==> indigo: inputs <==
==> flow/design.v <==
module ALU_16_bit(
input wire [15:0] A,
input wire [15:0] B,
input wire [3:0] ALU_FUN,
input wire clk,
output reg [15:0] ALU_OUT,
output reg Carry_Flag,
output reg Arith_Flag,
output reg Logic_Flag,
output reg CMP_Flag,
output reg Shift_Flag
);
reg [15:0] ALU_OUT_Comb;
always @ (*)
 begin
  Arith_Flag = 0;
  Logic_Flag = 0;
  CMP_Flag = 0;
  Shift_Flag = 0;
  Carry_Flag = 0;
  case (ALU_FUN)
    4'b0000: begin
	          {Carry_Flag, ALU_OUT_Comb} = A + B;
	          Arith_Flag = 1; 
			 end
	4'b0001: begin 
	          {Carry_Flag, ALU_OUT_Comb} = A - B;
	          Arith_Flag = 1;
 			 end
	4'b0010: begin 
	          ALU_OUT_Comb = A * B;
	          Arith_Flag = 1; 
			 end
	4'b0011: begin
	          if (B != 16'b0)
	           begin
			    ALU_OUT_Comb = A / B;
				Arith_Flag = 1;
			   end
			  else
			   begin
			    ALU_OUT_Comb = 16'b0;
				Arith_Flag = 1;
			   end
			 end
	4'b0100: begin 
	          ALU_OUT_Comb = A & B;
	          Logic_Flag = 1; 
			 end
	4'b0101: begin
	          ALU_OUT_Comb = A | B;
	          Logic_Flag = 1;
			 end
	4'b0110: begin 
	          ALU_OUT_Comb = ~ (A & B);
	          Logic_Flag = 1;
			 end
	4'b0111: begin
	          ALU_OUT_Comb = ~ (A | B);
	          Logic_Flag = 1;
			 end
	4'b1000: begin
	          ALU_OUT_Comb = A ^ B;
	          Logic_Flag = 1;
			 end
	4'b1001: begin 
	          ALU_OUT_Comb = ~ (A ^ B);
	          Logic_Flag = 1;
			 end
	4'b1010: begin
	          if (A == B)
	           begin
			    ALU_OUT_Comb = 16'b1;
				CMP_Flag = 1;
			   end
			  else
			   begin
			    ALU_OUT_Comb = 16'b0;
				CMP_Flag = 1;
			   end
			 end
	4'b1011: begin
	          if (A > B)
	           begin
			    ALU_OUT_Comb = 16'b10;
				CMP_Flag = 1;
			   end
			  else
			   begin
			    ALU_OUT_Comb = 16'b0;
				CMP_Flag = 1;
			   end
			 end
	4'b1100: begin
	          if (A < B)
	           begin
			    ALU_OUT_Comb = 16'b11;
				CMP_Flag = 1;
			   end
			  else
			   begin
			    ALU_OUT_Comb = 16'b0;
				CMP_Flag = 1;
			   end
			 end
	4'b1101: begin 
	          ALU_OUT_Comb = A >> 1 ;
	          Shift_Flag = 1;
			 end
	4'b1110: begin
           	  ALU_OUT_Comb = A << 1 ;
	          Shift_Flag = 1;
			 end
	default: ALU_OUT_Comb = 16'b0;
  endcase
 end
always @ (posedge clk)
 begin
  ALU_OUT <= ALU_OUT_Comb;
 end 
endmodule
==> flow/run.sh <==
#!/bin/bash
# the make line also repeats each setting of config.mk as NAME=value (left out here)
make -C /OpenROAD-flow-scripts/flow DESIGN_CONFIG=/design/flow/config.mk WORK_HOME=/design/flow/orfs CLKGATE_MAP_FILE= finish
==> flow/config.mk <==
export PLATFORM = sky130hd
export DESIGN_NAME = ALU_16_bit
export DESIGN_NICKNAME = ALU_16_bit
export VERILOG_FILES = /design/flow/design.v
export SDC_FILE = /design/flow/constraint.sdc
export NUM_CORES = 4
export LEC_CHECK = 0
export ABC_AREA = 1
export CAP_MARGIN = 20
export CORE_MARGIN = 2
export CORE_UTILIZATION = 57
export CTS_CLUSTER_SIZE = 87
export SETUP_SLACK_MARGIN = 5.0
export SLEW_MARGIN = 20
==> flow/constraint.sdc <==
create_clock -name core_clock -period 17.0 [get_ports {clk}]
set_input_delay 3.4000 -clock core_clock [delete_from_list [all_inputs] [get_ports {clk}]]
set_output_delay 3.4000 -clock core_clock [all_outputs]
set_load 0.01 [all_outputs]
==> sierra (differences from indigo) <==
--- a/flow/config.mk
+++ b/flow/config.mk
@@ -6,9 +6,8 @@
 export NUM_CORES = 4
 export LEC_CHECK = 0
-export ABC_AREA = 1
 export CAP_MARGIN = 20
 export CORE_MARGIN = 2
-export CORE_UTILIZATION = 57
-export CTS_CLUSTER_SIZE = 87
-export SETUP_SLACK_MARGIN = 5.0
+export CORE_UTILIZATION = 71
+export CTS_CLUSTER_SIZE = 37
+export PLACE_DENSITY = 0.78
 export SLEW_MARGIN = 20
==> flow/constraint.sdc (replaced) <==
create_clock -name core_clock -period 15.5 [get_ports {clk}]
set_input_delay 3.1000 -clock core_clock [delete_from_list [all_inputs] [get_ports {clk}]]
set_output_delay 3.1000 -clock core_clock [all_outputs]
set_load 0.01 [all_outputs]
==> results <==
metric	sierra	indigo
Run status	aborted with a tool error	aborted with a tool error
Last stage reached	clock tree synthesis (4_1_cts)	global routing (5_1_grt)
Cells after Synth	1,930	2,265
Area fraction in and, or, nand and nor cells	20.44%	30.74%
Y dimension of the die	145.1 um	162.2 um
Dpl ws	-12,890 ps	-8970 ps
Chip Area, Yosys	14,130 um^2	14,270 um^2
Synth Cell Area	14,130 um^2	14,270 um^2
MUX share of area	2.718%	0%
Mapped Avg Cell Area	7.322 um^2	6.300 um^2
Inst Count DP	2,647	3,051
Gp weighted congestion	1.221	1.029
Portion of the post-synthesis area used by sequential elements	2.267%	2.245%
Yosys aoi share	27.78%	15.99%
Init Core Util	72.37%	58.33%
Core Box Area	19,530 um^2	24,460 um^2
Area leader share	20.90%	20.69%
DP HPWL	60,350 um	43,880 um
Horizontal die dimension	145.1 um	162.2 um
Yosys adder share	32.51%	32.20%
Most popular library cell in the synthesized design by count	sky130_fd_sc_hd__ha_1	sky130_fd_sc_hd__nand2_1
Placed cell areas	19,040 um^2	19,160 um^2
Count of different cell masters after synthesis	93	63

========
==> build 93: inputs <==
RTL: the design.v shown in full above, as it stands there.
clock: 12.1 ns
lec_check: 0
cap_margin: 0
core_margin: 2
core_utilization: 72
cts_cluster_diameter: 140
cts_cluster_size: 47
place_density_lb_addon: 0.01
setup_slack_margin: -0.47
slew_margin: 20
run.sh (not shown) runs the stock make flow with config.mk's settings and CLKGATE_MAP_FILE=.
==> build 11 (differences from build 93) <==
Settings changed: CAP_MARGIN 0 to 20, CELL_PAD_IN_SITES_GLOBAL_PLACEMENT from default to 3, CORE_ASPECT_RATIO from default to 0.95, CORE_UTILIZATION 72 to 40, CTS_CLUSTER_DIAMETER 140 to default, CTS_CLUSTER_SIZE 47 to default, GPL_TIMING_DRIVEN from default to 0, PLACE_DENSITY_LB_ADDON 0.01 to default, SETUP_SLACK_MARGIN -0.47 to default, SLEW_MARGIN 20 to 30, TNS_END_PERCENT from default to 10.
==> flow/constraint.sdc (replaced) <==
create_clock -name core_clock -period 31.0 [get_ports {clk}]
set_input_delay 6.2000 -clock core_clock [delete_from_list [all_inputs] [get_ports {clk}]]
set_output_delay 6.2000 -clock core_clock [all_outputs]
set_load 0.01 [all_outputs]
==> build 96 (differences from build 93) <==
Settings changed: CAP_MARGIN 0 to 20, CORE_UTILIZATION 72 to 70, CTS_CLUSTER_DIAMETER 140 to 29, CTS_CLUSTER_SIZE 47 to 37, PLACE_DENSITY_LB_ADDON 0.01 to default, SETUP_SLACK_MARGIN -0.47 to 2.22, TNS_END_PERCENT from default to 60.
==> flow/constraint.sdc (replaced) <==
create_clock -name core_clock -period 15.5 [get_ports {clk}]
set_input_delay 3.1000 -clock core_clock [delete_from_list [all_inputs] [get_ports {clk}]]
set_output_delay 3.1000 -clock core_clock [all_outputs]
set_load 0.01 [all_outputs]
==> comparison <==
Build 96 aborted during clock tree synthesis (4_1_cts) on DPL-0038. Build 11 ran to the end with no violations. Build 93 never finished: it broke off in detailed placement (3_5_place_dp). Between build 93 and build 11, the lower die size is in build 93 (gap about 44%, measured against build 11). In area after synthesis, build 96 and build 93 do not differ. In synthesized cell count, build 11 and build 96 do not differ.
==> figures <==
Status: build 96 aborted with a tool error; build 11 timing/DRC/antenna clean; build 93 aborted with a tool error
Stage where the flow stopped: build 96 clock tree synthesis (4_1_cts); build 11 -; build 93 detailed placement (3_5_place_dp)
Total placed cells including tap cells: build 96 2642; build 11 2435; build 93 -
Most frequent cell after synthesis: build 96 sky130_fd_sc_hd__ha_1; build 11 sky130_fd_sc_hd__ha_1; build 93 sky130_fd_sc_hd__ha_1
PortBufs: build 96 57; build 11 55; build 93 57
Chip area: build 96 0.0213 sq mm; build 11 0.0368 sq mm; build 93 0.0208 sq mm
X dimension of the die: build 96 146 um; build 11 197 um; build 93 144 um
Boundary Pins: build 96 58; build 11 58; build 93 58
Post-synthesis cell count from yosys: build 96 1930; build 11 1930; build 93 1930
Yosys synthesis chip area: build 96 0.0141 sq mm; build 11 0.0141 sq mm; build 93 0.0141 sq mm
Multiplexer share: build 96 2.72%; build 11 2.72%; build 93 2.72%
Vertical die dimension: build 96 146 um; build 11 187 um; build 93 144 um
Floorplan-stage core utilization: build 96 71.9%; build 11 40.3%; build 93 73.1%
Placement-stage worst setup slack: build 96 -12630 ps; build 11 -8350 ps; build 93 -
Dpl cell area: build 96 0.0190 sq mm; build 11 0.0153 sq mm; build 93 -
Half-perimeter wire length after detailed placement: build 96 59500 um; build 11 47100 um; build 93 -
Mapped Avg Cell Area: build 96 7.32 sq um; build 11 7.32 sq um; build 93 7.32 sq um
Number of core rows: build 96 51; build 11 67; build 93 51
GPL Wtd Cong: build 96 1.21; build 11 0.935; build 93 1.22
Total core area: build 96 0.0197 sq mm; build 11 0.0350 sq mm; build 93 0.0193 sq mm

========
==> v10 <==
// ALU_16_bit: RTL as listed in full above, without the edits since
Settings: LEC_CHECK=0, ABC_AREA=1, CAP_MARGIN=15, CORE_MARGIN=2, CORE_UTILIZATION=72, CTS_CLUSTER_DIAMETER=338, CTS_CLUSTER_SIZE=98, GPL_ROUTABILITY_DRIVEN=0, GPL_TIMING_DRIVEN=0, PLACE_DENSITY=0.86, SLEW_MARGIN=20, TNS_END_PERCENT=15; clock period 31.0 ns.
==> v18 (differences from v10) <==
Settings changed: CAP_MARGIN 15 to 20, CORE_ASPECT_RATIO set to 0.72, CORE_UTILIZATION 72 to 40, CTS_CLUSTER_DIAMETER 338 to unset, CTS_CLUSTER_SIZE 98 to unset, GPL_ROUTABILITY_DRIVEN 0 to unset, GPL_TIMING_DRIVEN 0 to unset, HOLD_SLACK_MARGIN set to -0.03, PLACE_DENSITY 0.86 to unset, TNS_END_PERCENT 15 to 10.
==> v17 (differences from v10) <==
Settings changed: ABC_AREA 1 to unset, CAP_MARGIN 15 to 20, CORE_UTILIZATION 72 to 40, CTS_CLUSTER_DIAMETER 338 to unset, CTS_CLUSTER_SIZE 98 to unset, GPL_ROUTABILITY_DRIVEN 0 to unset, GPL_TIMING_DRIVEN 0 to unset, PLACE_DENSITY 0.86 to unset, TNS_END_PERCENT 15 to unset.
==> flow/constraint.sdc (replaced) <==
create_clock -name core_clock -period 30.6 [get_ports {clk}]
set_input_delay 6.1200 -clock core_clock [delete_from_list [all_inputs] [get_ports {clk}]]
set_output_delay 6.1200 -clock core_clock [all_outputs]
set_load 0.01 [all_outputs]
==> Changelog: implementation <==
## Implementation

* Top Family by Delay on Critical Path: AND-OR/OR-AND gates
* Average size of a mapped cell at 7.32 µm²
* Total global-route track usage at 33.0%
* Status: complete, no violations
* Flop share of the area at 1.79%
* Initial antenna violation count at 1
* Critical Path RT at 30.77 ns
* Post-synth seq share at 2.27%
* Hold Path Origin: B[15]
* Critical Path Fanout Max at 8
* # fillers at 3397
* Initial DRT Pass Iterations at 8
The numbers above come from v17.

==> Changelog: implementation <==
## Implementation

* # fillers at 3629
* Flop share of the area at 1.95%
* Critical Path Fanout Max at 13
* Initial DRT Pass Iterations at 8
* Post-synth seq share at 2.24%
* Average size of a mapped cell at 6.30 µm²
* Top Family by Delay on Critical Path: simple AND/OR/NAND/NOR gates
* Status: complete, no violations
* Critical Path RT at 31.17 ns
The numbers above come from v18.

==> Changelog: implementation <==
## Implementation

* Post-synth seq share at 2.24%
* Top Family by Delay on Critical Path: simple AND/OR/NAND/NOR gates
* Total global-route track usage at 44.2%
* Critical Path Fanout Max at 10
* Initial DRT Pass Iterations at 10
* Status: complete, no violations
* Hold Path Origin: B[13]
* Initial antenna violation count at 0
* Average size of a mapped cell at 6.30 µm²
* Critical Path RT at 31.15 ns
The numbers above come from v10.


========
==> violet <==
Starts from the design.v that is shown in full above.
make LEC_CHECK=0 CAP_MARGIN=20 CORE_MARGIN=2 CORE_UTILIZATION=68 CTS_CLUSTER_DIAMETER=29 CTS_CLUSTER_SIZE=37 SLEW_MARGIN=20 finish   # period 15.5 ns
==> juniper: changes against violet <==
Settings changed: ABC_AREA set to 1, CELL_PAD_IN_SITES_GLOBAL_PLACEMENT set to 2, CORE_ASPECT_RATIO set to 1.36, CORE_UTILIZATION 68 to 40, CTS_CLUSTER_DIAMETER 29 to 324, CTS_CLUSTER_SIZE 37 to not set, HOLD_SLACK_MARGIN set to -0.03, PLACE_DENSITY_LB_ADDON set to 0.09, TNS_END_PERCENT set to 10.
==> flow/constraint.sdc (replaced) <==
create_clock -name core_clock -period 31.0 [get_ports {clk}]
set_input_delay 6.2000 -clock core_clock [delete_from_list [all_inputs] [get_ports {clk}]]
set_output_delay 6.2000 -clock core_clock [all_outputs]
set_load 0.01 [all_outputs]
==> maple: changes against violet <==
Settings changed: ABC_AREA set to 1, CAP_MARGIN 20 to 40, CORE_MARGIN 2 to 9, CTS_CLUSTER_DIAMETER 29 to 204, CTS_CLUSTER_SIZE 37 to 65, GPL_ROUTABILITY_DRIVEN set to 0, GPL_TIMING_DRIVEN set to 0, PLACE_DENSITY set to 0.41, TNS_END_PERCENT set to 20.
==> flow/constraint.sdc (replaced) <==
create_clock -name core_clock -period 31.0 [get_ports {clk}]
set_input_delay 6.2000 -clock core_clock [delete_from_list [all_inputs] [get_ports {clk}]]
set_output_delay 6.2000 -clock core_clock [all_outputs]
set_load 0.01 [all_outputs]
==> amber: changes against violet <==
Settings changed: CORE_UTILIZATION 68 to 72, CTS_CLUSTER_DIAMETER 29 to not set, CTS_CLUSTER_SIZE 37 to 47, PLACE_DENSITY_LB_ADDON set to 0.01.
==> flow/constraint.sdc (replaced) <==
create_clock -name core_clock -period 12.1 [get_ports {clk}]
set_input_delay 2.4200 -clock core_clock [delete_from_list [all_inputs] [get_ports {clk}]]
set_output_delay 2.4200 -clock core_clock [all_outputs]
set_load 0.01 [all_outputs]
==> comparison table <==
                                                                                              maple                              amber                          violet                   juniper
Result of the run                                                             complete, no violations             stopped before the end          stopped before the end   complete, no violations
Stage where the flow stopped                                                                        -  detailed placement (3_5_place_dp)  clock tree synthesis (4_1_cts)                         -
Layer with the highest usage after global routing                                                met2                                  -                               -                      met2
Count of sequential standard cells                                                                 16                                  -                               -                        16
Detail-routed via count per cell                                                                6.178                                  -                               -                     5.533
Portion of total power attributed to the clock network                                           5.2%                                  -                               -                      5.5%
Data buffer area share                                                                         8.451%                                  -                               -                    8.016%
Cell Rows                                                                                          52                                 51                              52                        80
Overall Global Routing Usage                                                                   35.65%                                  -                               -                    30.63%
Most Frequent Cell on Critical Path                                          sky130_fd_sc_hd__nand2_1                                  -                               -  sky130_fd_sc_hd__nand2_1
Worst-path maximum fanout                                                                          11                                  -                               -                        13
Share of synthesized cell area in full adder, half adder and majority cells                    32.20%                             32.51%                          32.51%                    32.20%
Largest net degree at the start of global routing                                                  14                                  -                               -                        22
Yosys top cell by instances                                                  sky130_fd_sc_hd__nand2_1              sky130_fd_sc_hd__ha_1           sky130_fd_sc_hd__ha_1  sky130_fd_sc_hd__nand2_1
Number of cells in the yosys synthesis report                                                    2265                               1930                            1930                      2265
Worst relative slew slack                                                                      38.41%                                  -                               -                    23.59%
Non-Clock Inverter Count                                                                          433                                  -                               -                       436
FF+latch area                                                                               320.3 µm²                                  -                               -                 320.3 µm²
Register clock-pin slew on the reported worst setup and hold paths                            0.06 ns                                  -                               -                   0.08 ns
Detail Route met3 WL                                                                          6427 µm                                  -                               -                   2428 µm
Type of the setup path with the least slack                                     primary input to flop                                  -                               -     primary input to flop
Power per Cell Area                                                                      36.98 nW/µm²                                  -                               -              37.05 nW/µm²
Total number of nets in the final design                                                         2729                                  -                               -                      2716
Power figures rest on the tool's default switching activity, not on a simulated workload.
